## gioco
module gioco(
	i_ani_stb,														 
	i_clk,															 
	i_rst,															 
	i_animate,														 
	i_dx, 															 
	i_sx,																 
	i_start,															 
	o_x1_pal, o_x2_pal,											 
	o_y1_pal, o_y2_pal,
	o_x1_nav, o_x2_nav,											 
	o_y1_nav, o_y2_nav,
	bri1,bri2,bri3,bri4,bri5,bri6,bri7,bri8,bri9,bri10, 
	ok, ko,															 
	ff_life															 
);
clock: 24.0 ns
lec_check: 0
cap_margin: 20
core_margin: 2
core_utilization: 58
cts_cluster_diameter: 167
cts_cluster_size: 100
slew_margin: 20
run.sh (not shown) runs the stock make flow with config.mk's settings and CLKGATE_MAP_FILE=.
The baseline completed with no timing, DRC or antenna violations.
==> next run, changes <==
--- a/flow/config.mk
+++ b/flow/config.mk
@@ -9,5 +9,3 @@
 export CORE_MARGIN = 2
-export CORE_UTILIZATION = 58
-export CTS_CLUSTER_DIAMETER = 167
-export CTS_CLUSTER_SIZE = 100
+export CORE_UTILIZATION = 9
 export SLEW_MARGIN = 20
==> flow/constraint.sdc (replaced) <==
create_clock -name core_clock -period 30.7 [get_ports {i_clk}]
set_input_delay 6.1400 -clock core_clock [delete_from_list [all_inputs] [get_ports {i_clk}]]
set_output_delay 6.1400 -clock core_clock [all_outputs]
set_load 0.01 [all_outputs]
Result: The new run passed the timing, DRC and antenna checks; sequential power went down by about 22%; power went down by 22%; die area went up to 6.2 times its value.
==> next run, changes <==
--- a/flow/config.mk
+++ b/flow/config.mk
@@ -9,3 +9,4 @@
 export CORE_MARGIN = 2
-export CORE_UTILIZATION = 9
+export CORE_UTILIZATION = 68
+export CTS_CLUSTER_SIZE = 35
 export SLEW_MARGIN = 20
==> flow/constraint.sdc (replaced) <==
create_clock -name core_clock -period 16.2 [get_ports {i_clk}]
set_input_delay 3.2400 -clock core_clock [delete_from_list [all_inputs] [get_ports {i_clk}]]
set_output_delay 3.2400 -clock core_clock [all_outputs]
set_load 0.01 [all_outputs]
What happened: Now the flow completed and failed the layout checks on negative setup slack; sequential share of layout area came out higher by 0.31 points; power increases by well over a third; global-route usage came out higher by 43 points.
==> next run, changes <==
--- a/flow/config.mk
+++ b/flow/config.mk
@@ -9,4 +9,3 @@
 export CORE_MARGIN = 2
-export CORE_UTILIZATION = 68
-export CTS_CLUSTER_SIZE = 35
+export CORE_UTILIZATION = 40
 export SLEW_MARGIN = 20
==> flow/constraint.sdc (replaced) <==
create_clock -name core_clock -period 24.0 [get_ports {i_clk}]
set_input_delay 4.8000 -clock core_clock [delete_from_list [all_inputs] [get_ports {i_clk}]]
set_output_delay 4.8000 -clock core_clock [all_outputs]
set_load 0.01 [all_outputs]
=>
- Now the flow went through all stages and came out clean
- clock power is lower by 39%
- total power is lower by 39%
- sequential power is lower by 33%
- combinational power is lower by 42%
- cell area is lower by 8.5%
==> next run, changes <==
--- a/flow/config.mk
+++ b/flow/config.mk
@@ -7,5 +7,13 @@
 export LEC_CHECK = 0
+export ABC_AREA = 1
 export CAP_MARGIN = 20
-export CORE_MARGIN = 2
-export CORE_UTILIZATION = 40
-export SLEW_MARGIN = 20
+export CELL_PAD_IN_SITES_DETAIL_PLACEMENT = 1
+export CELL_PAD_IN_SITES_GLOBAL_PLACEMENT = 0
+export CORE_MARGIN = 9
+export CORE_UTILIZATION = 68
+export CTS_CLUSTER_SIZE = 70
+export GPL_ROUTABILITY_DRIVEN = 1
+export GPL_TIMING_DRIVEN = 0
+export MIN_ROUTING_LAYER = met2
+export SETUP_SLACK_MARGIN = -1.27
+export SLEW_MARGIN = 25
After rerunning: This time the run stopped in detailed placement (3_5_place_dp). Synthesized area went up by 6.1%. Die size went down by 25%. Synthesized cell count went up by 31%.

========
Setup of run 1:
gioco again, from the RTL that the note above started with.
clock: 16.2 ns
lec_check: 0
cap_margin: 35
core_margin: 2
core_utilization: 67
cts_cluster_diameter: 48
cts_cluster_size: 21
min_routing_layer: met1
place_density: 0.6
slew_margin: 20
tns_end_percent: 5
[run 1] flow finished | final checks: failed | reasons: setup timing
Relative to run 1, the following input files were edited for run 2:
- a change of SLEW_MARGIN from 20 to 30
- an added PLACE_DENSITY_LB_ADDON of 0.28
- a deleted TNS_END_PERCENT that had been 5
- a change of CAP_MARGIN from 35 to 20
- a deleted MIN_ROUTING_LAYER that had been met1
- a change of CTS_CLUSTER_SIZE from 21 to 36
- a deleted PLACE_DENSITY that had been 0.6
- a deleted CTS_CLUSTER_DIAMETER that had been 48
- a change of CORE_UTILIZATION from 67 to 72
## What came out
Of run 2 and run 1, only run 2 fails to reach the end of the flow. STATUS run=run 1 STAGES=ALL_DONE FINAL_CHECKS=FAILED CAUSE=setup timing. Status: run 2 FAILED at 5_1_grt (tool error). NOTE final RePlAce weighted congestion run 1->run 2 increased by a few percent. Run 2: number of gates given a new drive strength after cts is 8 higher than what run 1 reported. Looking at post-DP HPWL across run 2 and run 1, the one that comes out higher is run 1. Comparing run 2 and run 1, number of cell rows is higher on run 1. In terms of number of distinct library cells after synthesis, run 2 and run 1 differ only marginally. Post-place setup slack: run 2 < run 1. Summary: with run 1 as the reference, die size in run 2 moved down by a few percent. Area figure in the yosys stat output: run 1 vs run 2 identical. The die extent in x of run 2 falls short of that of run 1 by 5.1 microns. In run 2, floorplan die height is lower than in run 1. Run 2 vs run 1 — number of post-CTS setup repair buffers dropped 13.
The inputs of run 3 differ from those of run 2 as listed below.
- SETUP_SLACK_MARGIN: unset -> 0.96
- SLEW_MARGIN: 30 -> 20
- PLACE_DENSITY_LB_ADDON: 0.28 -> unset
- CTS_CLUSTER_DIAMETER: unset -> 228
### Flow results
No final results exist for run 3, since it was stopped by error GRT-0232 during 5_1_grt.
Looking at setup slack at placement, run 3 sits 20 ps below run 2.
Re number of buffers inserted to repair setup after CTS: run 2 was lower than run 3.
Run 2 -> run 3: vertical die size delta 0, exact match
The post-detailed-placement cell area was comparable across run 3 and run 2.
Against run 2 as the reference, run 3 delivers a lower sum of net half-perimeters after detailed placement.
Inputs modified between run 3 and run 4:
- clearing SETUP_SLACK_MARGIN, which used to be 0.96
- clearing CTS_CLUSTER_DIAMETER, which used to be 228
- swapping 72 for 58 in CORE_UTILIZATION
- clearing CTS_CLUSTER_SIZE, which used to be 36
- swapping 16.2 for 14.8 in the clock period (ns, I/O delays scaled along)
--- outcome ---
As far as tally of unique sky130hd cells used after synthesis goes, run 4 and run 3 are indistinguishable; the numbers are identical. Per the comparison of run 4 with run 3, post-synthesis chip area from yosys comparable, number of standard cells after synthesis essentially unchanged, die area has increased, AND-OR/OR-AND share of the synthesized area held, maximum root-to-sink buffer count comparable. Run 3 has higher number of post-CTS setup repair buffers than run 4. Diff run 3..run 4 | H-tree depth reported by CTS | unchanged. [run 4] flow finished | final checks: failed | reasons: setup timing. In the flow results for run 3 and run 4, the die span in y is smaller on run 3.
Power and IR drop assume default switching activity.
